==> 03-01 <==
==> flow/design.v (excerpt) <==
module my_top_architecture (
    input clock,
    input resetn,
    input tunning,  
    input mode_switch,  
    input increment_button,  
    output wire [47:0] segment_out
);
clock: 9.65 ns
lec_check: 0
abc_area: 1
cap_margin: 20
core_margin: 2
core_utilization: 70
cts_cluster_diameter: 380
cts_cluster_size: 36
place_density: 0.64
setup_slack_margin: 2.85
slew_margin: 20
run.sh (not shown) runs the stock make flow with config.mk's settings and CLKGATE_MAP_FILE=.
==> 06-09: changes against 03-01 <==
- ABC_AREA: 1 -> default
- CORE_ASPECT_RATIO: default -> 1.05
- CORE_UTILIZATION: 70 -> 40
- CTS_CLUSTER_DIAMETER: 380 -> 393
- CTS_CLUSTER_SIZE: 36 -> default
- PLACE_DENSITY: 0.64 -> 0.6
- SETUP_SLACK_MARGIN: 2.85 -> default
- TNS_END_PERCENT: default -> 45
==> flow/constraint.sdc (replaced) <==
create_clock -name core_clock -period 15.0 [get_ports {clock}]
set_input_delay 3.0000 -clock core_clock [delete_from_list [all_inputs] [get_ports {clock}]]
set_output_delay 3.0000 -clock core_clock [all_outputs]
set_load 0.01 [all_outputs]
==> flow_metrics.env <==
# yosys + openroad results
export IMPL_die_area_um2=60540
export IMPL_dp_hpwl_mm=47.54
export IMPL_area_leaders="dfrtp_1 (18%), xnor2_1 (5.0%), nor2_1 (4.2%)"
export IMPL_cts_setup_buffers=0
export IMPL_dpl_cell_area_um2=23700
export IMPL_synth_area_um2=23430
export IMPL_outcome="complete, no violations"
Source of the figures above: 06-09

==> flow_metrics.env <==
# source this file to load flow results
export IMPL_outcome="stopped before the end"
export IMPL_stop_stage="5_1_grt"
export IMPL_error_line="[ERROR DPL-0038] Utilization greater than 100%, impossible to legalize"
export IMPL_area_leaders="dfrtp_1 (25%), nand2_1 (14%), nand3_1 (11%)"
export IMPL_die_area_um2=25590
export IMPL_dp_hpwl_mm=31.92
export IMPL_dpl_cell_area_um2=19370
export IMPL_cts_setup_buffers=75
Source of the figures above: 03-01



==> run a: inputs <==
my_top_architecture again, from the RTL that the note above started with.
make LEC_CHECK=0 CAP_MARGIN=20 CORE_MARGIN=2 CORE_UTILIZATION=64 PLACE_DENSITY=0.6 SLEW_MARGIN=20 finish   # period 14.4 ns
==> inputs of run b, as changes to run a <==
ABC_AREA = 1   (was default)
CORE_UTILIZATION = 72   (was 64)
CTS_CLUSTER_DIAMETER = 98   (was default)
==> flow/constraint.sdc (replaced) <==
create_clock -name core_clock -period 10.3 [get_ports {clock}]
set_input_delay 2.0600 -clock core_clock [delete_from_list [all_inputs] [get_ports {clock}]]
set_output_delay 2.0600 -clock core_clock [all_outputs]
set_load 0.01 [all_outputs]
==> inputs of run c, as changes to run a <==
CORE_UTILIZATION = 40   (was 64)
==> summary.txt <==
run metrics: status complete, no violations, leak pwr between 8 and 9 nW, maxcap violations 0, Dominant cell area share 0.178, global-route wire length before repair around 110000 µm, number of cells in Yosys stat between 3000 and 4000, CP max stage cell or4_1, Slew Viols, Final 0, comb_multi_in around 2500, combinational power share 0.166, final setup TNS 0 ns, relative slew slack 0.288, sequential-to-total area share from yosys stat 0.186
the above is filed under run c

==> summary.txt <==
run results: number of cells in Yosys stat 2582, synth warn 6, top cells by count 624 x nand2_1, 363 x nand3_1, 324 x inv_1, 231 x nand2_2, 167 x dfrtp_1, largest area contributor in the netlist dfrtp_1, most common cell in the synthesized netlist nand2_1, mux share 0, status aborted with a tool error, Post-CTS Setup Inserts roughly 90, Dominant cell area share 0.245, Failed at global routing (5_1_grt), Post-Syn Area approximately 17000 µm², sequential-to-total area share from yosys stat 0.256, tool error [ERROR DPL-0038] Utilization greater than 100%, impossible to legalize, I/O Buffers 46
the above is filed under run b

==> summary.txt <==
run metrics: number of cells in Yosys stat slightly above 3000, status complete, no violations, global-route wire length before repair approximately 110000 µm, combinational power share 0.168, leak pwr just under 9 nW, Post-Synth AOI/OAI Area 0.344, sequential-to-total area share from yosys stat 0.186, relative slew slack 0.342, CP max stage cell dfrtp_1, Slew Viols, Final 0, PD cells between 40 and 50 nW/µm², comb_multi_in 2532, final setup TNS 0 ns, Dominant cell area share 0.178
the above is filed under run a



==> inputs of wip/harbor <==
==> flow/design.v <==
module edge_detector (
    input clock,
    input resetn,
    input increment_button,
    input tunning,
    output reg increment_signal
);
reg increment_button_prev;
reg reset_delay;  
always @(posedge clock or negedge resetn) begin
    if (!resetn) begin
        increment_button_prev <= 0;
        increment_signal <= 0;
        reset_delay <= 1'b1;  
    end else begin
        if (reset_delay != 1'b0) begin
            reset_delay <= reset_delay - 1'b1;
            increment_signal <= 0;  
        end else begin
            if (!increment_button_prev && increment_button && tunning) begin
                increment_signal <= 1;  
            end else begin
                increment_signal <= 0;  
            end
        end
        increment_button_prev <= increment_button;  
    end
end
endmodule
module my_counter #
(
    parameter counter_size = 31,
    parameter counter_limit = 32'd50000000
)
(
    input clock,
    input resetn,
    input enable,
    output reg [counter_size:0] counter
);
always @ (posedge clock or negedge resetn)
begin
    if (resetn == 1'b0) begin
        counter <= 'b0;
    end
    else begin
        if (enable == 1'b1) begin
            if (counter == counter_limit) begin
                counter <= 'b0;
            end
            else begin
                counter <= counter + 1'b1;
            end    
        end
        else begin
            counter <= counter;
        end
    end
end
endmodule
module my_signal_pulse #(
	parameter signal_period_one = 32'd50000000
)
(
input clock,
input resetn,
input [31:0] counter, 
output reg signal_gen
);
always @ (posedge clock or negedge resetn)
begin
  if(resetn == 1'b0) begin
    signal_gen <= 1'b0;
   end  
   else begin
	if(counter == signal_period_one) begin
		signal_gen <= 1'b1;
	end
	else begin
		signal_gen <= 1'b0;
	end
   end 
end
endmodule
module my_decoder (
    input clock,
    input resetn,
    input [31:0] seconds_in,
    input [31:0] minutes_in,
    input [31:0] hours_in,
    output reg [47:0] segment_out  
);
function [7:0] digit_to_segment;
    input [3:0] digit;
    case (digit)
        4'd0: digit_to_segment = 8'b11000000;  
        4'd1: digit_to_segment = 8'b11111001;  
        4'd2: digit_to_segment = 8'b10100100;  
        4'd3: digit_to_segment = 8'b10110000;  
        4'd4: digit_to_segment = 8'b10011001;  
        4'd5: digit_to_segment = 8'b10010010;  
        4'd6: digit_to_segment = 8'b10000010;  
        4'd7: digit_to_segment = 8'b11111000;  
        4'd8: digit_to_segment = 8'b10000000;  
        4'd9: digit_to_segment = 8'b10010000;  
        default: digit_to_segment = 8'b11000000;  
    endcase
endfunction
always @(posedge clock or negedge resetn) begin
    if (!resetn) begin
        segment_out <= {digit_to_segment(4'd0), digit_to_segment(4'd0), digit_to_segment(4'd0),
		  digit_to_segment(4'd0), digit_to_segment(4'd0), digit_to_segment(4'd0)};  
    end else begin
        if (seconds_in < 32'd60 && minutes_in < 32'd60 && hours_in < 32'd24) begin
            segment_out[7:0]   <= digit_to_segment(seconds_in % 10);  
            segment_out[15:8]  <= digit_to_segment(seconds_in / 10);  
            segment_out[23:16] <= digit_to_segment(minutes_in % 10);  
            segment_out[31:24] <= digit_to_segment(minutes_in / 10);  
            segment_out[39:32] <= digit_to_segment(hours_in % 10);    
            segment_out[47:40] <= digit_to_segment(hours_in / 10);    
        end else begin
            segment_out <= {digit_to_segment(4'd0), digit_to_segment(4'd0), digit_to_segment(4'd0), 
				digit_to_segment(4'd0), digit_to_segment(4'd0), digit_to_segment(4'd0)}; 
        end
    end
end
endmodule
module my_top_architecture (
    input clock,
    input resetn,
    input tunning,  
    input mode_switch,  
    input increment_button,  
    output wire [47:0] segment_out
);
wire [31:0] main_counter;
wire [31:0] seconds_counter;
wire [31:0] minutes_counter;
wire [31:0] hours_counter;
wire enable_seconds_counter;
wire enable_minutes_counter;
wire enable_hours_counter;
wire increment_signal;  
edge_detector edge_detector_inst (
    .clock(clock),
    .resetn(resetn),
    .increment_button(increment_button),
    .tunning(tunning),
    .increment_signal(increment_signal)
);
my_counter #(
    .counter_size(31),
    .counter_limit(32'd999)  
) main_counter_inst (
    .clock(clock),
    .resetn(resetn),
    .enable(1'b1),  
    .counter(main_counter)
);
my_signal_pulse #(
    .signal_period_one(32'd999)  
) my_signal_pulse_inst (
    .clock(clock),
    .resetn(resetn),
    .counter(main_counter),
    .signal_gen(enable_seconds_counter)  
);
my_counter #(
    .counter_size(31),
    .counter_limit(32'd59)  
) seconds_counter_inst (
    .clock(clock),
    .resetn(resetn),
    .enable(enable_seconds_counter && !tunning),  
    .counter(seconds_counter)
);
assign enable_minutes_counter = (enable_seconds_counter && (seconds_counter == 32'd59) && !tunning);
my_counter #(
    .counter_size(31),
    .counter_limit(32'd59)
) minutes_counter_inst (
    .clock(clock),
    .resetn(resetn),
    .enable(enable_minutes_counter || (increment_signal && mode_switch)),  
    .counter(minutes_counter)
);
assign enable_hours_counter = (enable_minutes_counter && (minutes_counter == 32'd59) && !tunning);
my_counter #(
    .counter_size(31),
    .counter_limit(32'd23)  
) hours_counter_inst (
    .clock(clock),
    .resetn(resetn),
    .enable(enable_hours_counter || (increment_signal && !mode_switch)),  
    .counter(hours_counter)
);
my_decoder my_decoder_inst (
    .clock(clock),
    .resetn(resetn),
    .seconds_in(seconds_counter),
    .minutes_in(minutes_counter),
    .hours_in(hours_counter),
    .segment_out(segment_out)
);
endmodule
==> flow/run.sh <==
#!/bin/bash
# the make line also repeats each setting of config.mk as NAME=value (left out here)
make -C /OpenROAD-flow-scripts/flow DESIGN_CONFIG=/design/flow/config.mk WORK_HOME=/design/flow/orfs CLKGATE_MAP_FILE= finish
==> flow/config.mk <==
export PLATFORM = sky130hd
export DESIGN_NAME = my_top_architecture
export DESIGN_NICKNAME = my_top_architecture
export VERILOG_FILES = /design/flow/design.v
export SDC_FILE = /design/flow/constraint.sdc
export NUM_CORES = 4
export LEC_CHECK = 0
export ABC_AREA = 1
export CAP_MARGIN = 20
export CORE_MARGIN = 2
export CORE_UTILIZATION = 72
export CTS_CLUSTER_SIZE = 97
export GPL_ROUTABILITY_DRIVEN = 1
export MAX_ROUTING_LAYER = met5
export MIN_ROUTING_LAYER = met1
export PLACE_DENSITY_LB_ADDON = 0.2
export SETUP_SLACK_MARGIN = 3.23
export SLEW_MARGIN = 40
==> flow/constraint.sdc <==
create_clock -name core_clock -period 12.6 [get_ports {clock}]
set_input_delay 2.5200 -clock core_clock [delete_from_list [all_inputs] [get_ports {clock}]]
set_output_delay 2.5200 -clock core_clock [all_outputs]
set_load 0.01 [all_outputs]
==> wip/quartz (differences from wip/harbor) <==
ABC_AREA = 0   (was 1)
CTS_CLUSTER_SIZE = 22   (was 97)
PLACE_DENSITY_LB_ADDON = 0.01   (was 0.2)
SETUP_SLACK_MARGIN = 0.88   (was 3.23)
SLEW_MARGIN = 5   (was 40)
==> flow/constraint.sdc (replaced) <==
create_clock -name core_clock -period 3.32 [get_ports {clock}]
set_input_delay 0.6640 -clock core_clock [delete_from_list [all_inputs] [get_ports {clock}]]
set_output_delay 0.6640 -clock core_clock [all_outputs]
set_load 0.01 [all_outputs]
==> wip/fjord (differences from wip/harbor) <==
ABC_AREA = unset   (was 1)
CORE_UTILIZATION = 40   (was 72)
CTS_CLUSTER_SIZE = unset   (was 97)
GPL_ROUTABILITY_DRIVEN = unset   (was 1)
MAX_ROUTING_LAYER = unset   (was met5)
MIN_ROUTING_LAYER = unset   (was met1)
PLACE_DENSITY = 0.6   (was unset)
PLACE_DENSITY_LB_ADDON = unset   (was 0.2)
SETUP_SLACK_MARGIN = unset   (was 3.23)
SLEW_MARGIN = 20   (was 40)
==> flow/constraint.sdc (replaced) <==
create_clock -name core_clock -period 15.0 [get_ports {clock}]
set_input_delay 3.0000 -clock core_clock [delete_from_list [all_inputs] [get_ports {clock}]]
set_output_delay 3.0000 -clock core_clock [all_outputs]
set_load 0.01 [all_outputs]
==> wip/umber (differences from wip/harbor) <==
ABC_AREA = unset   (was 1)
CORE_UTILIZATION = 66   (was 72)
CTS_CLUSTER_DIAMETER = 220   (was unset)
CTS_CLUSTER_SIZE = unset   (was 97)
GPL_ROUTABILITY_DRIVEN = unset   (was 1)
MAX_ROUTING_LAYER = unset   (was met5)
MIN_ROUTING_LAYER = unset   (was met1)
PLACE_DENSITY_LB_ADDON = unset   (was 0.2)
SETUP_SLACK_MARGIN = unset   (was 3.23)
SLEW_MARGIN = 20   (was 40)
==> flow/constraint.sdc (replaced) <==
create_clock -name core_clock -period 12.1 [get_ports {clock}]
set_input_delay 2.4200 -clock core_clock [delete_from_list [all_inputs] [get_ports {clock}]]
set_output_delay 2.4200 -clock core_clock [all_outputs]
set_load 0.01 [all_outputs]
==> results.json <==
{
  "die_h_um": 192,
  "ys_sh_mux_pct": 3.56,
  "outcome": "no timing/DRC/antenna violations",
  "dp_worst_setup_slack_ns": -0.172,
  "syn_avg_cell_area_um2": 7.59,
  "h-tree-depth": 4,
  "core_area_um2": 35200,
  "placed_cells": 3460,
  "syn_area_um2": 23400,
  "placed_area_um2": 24100,
  "top_cells_by_area": "dfrtp_1 18%, xnor2_1 5.0%, nor2_1 4.2%, nand2_1 4.1%, a21oi_1 3.1%"
}
the above is filed under wip/umber

==> results.json <==
{
  "adder_share_pct": 2.36,
  "syn_area_um2": 23400,
  "die_h_um": 246,
  "ys_sh_mux_pct": 3.56,
  "buf_share_pct": 2.38,
  "seqPwrFrac_pct": 44.1,
  "setup_viol": 0,
  "grt.overflow.total": 0,
  "syn_avg_cell_area_um2": 7.59,
  "p_int_uw": 786,
  "worst_slack_ns": 0.993,
  "period_used_pct": 93.4,
  "dp_worst_setup_slack_ns": 0.990,
  "core_area_um2": 57800,
  "outcome": "no timing/DRC/antenna violations",
  "placed_cells": 3654,
  "top_cells_by_area": "dfrtp_1 18%, xnor2_1 5.0%, nor2_1 4.2%, nand2_1 4.1%, a21oi_1 3.1%",
  "h-tree-depth": 4,
  "antennaDiodeCount": 1,
  "use_met3_pct": 2.22
}
the above is filed under wip/fjord

==> results.json <==
{
  "cts_made_buffers": 17,
  "stop_error": "[ERROR DPL-0038] Utilization greater than 100%, impossible to legalize",
  "placed_cells": 2925,
  "lastStage": "global routing (5_1_grt)",
  "syn_avg_cell_area_um2": 6.60,
  "syn_area_um2": 17000,
  "dp_worst_setup_slack_ns": 1.16,
  "core_area_um2": 23300,
  "outcome": "aborted with a tool error",
  "ys_sh_mux_pct": 0,
  "placed_area_um2": 18300,
  "h-tree-depth": 4
}
the above is filed under wip/harbor

==> results.json <==
{
  "syn_avg_cell_area_um2": 7.59,
  "placed_area_um2": 31400,
  "core_area_um2": 32300,
  "stop_error": "[ERROR DPL-0038] Utilization greater than 100%, impossible to legalize",
  "syn_area_um2": 23400,
  "ys_sh_xor_pct": 6.25,
  "top_cells_by_area": "dfrtp_1 18%, xnor2_1 5.0%, nor2_1 4.2%, nand2_1 4.1%, a21oi_1 3.1%",
  "placed_cells": 4269,
  "die_area_um2": 34000,
  "die_h_um": 184,
  "io_pins": 53,
  "ys_sh_mux_pct": 3.56,
  "dp_worst_setup_slack_ns": -9.21,
  "synth_top_cell_by_count": "nor2_1",
  "lastStage": "clock tree synthesis (4_1_cts)",
  "outcome": "aborted with a tool error",
  "synth-edff-count": 0
}
the above is filed under wip/quartz

Power is estimated from default activity; no workload was simulated.
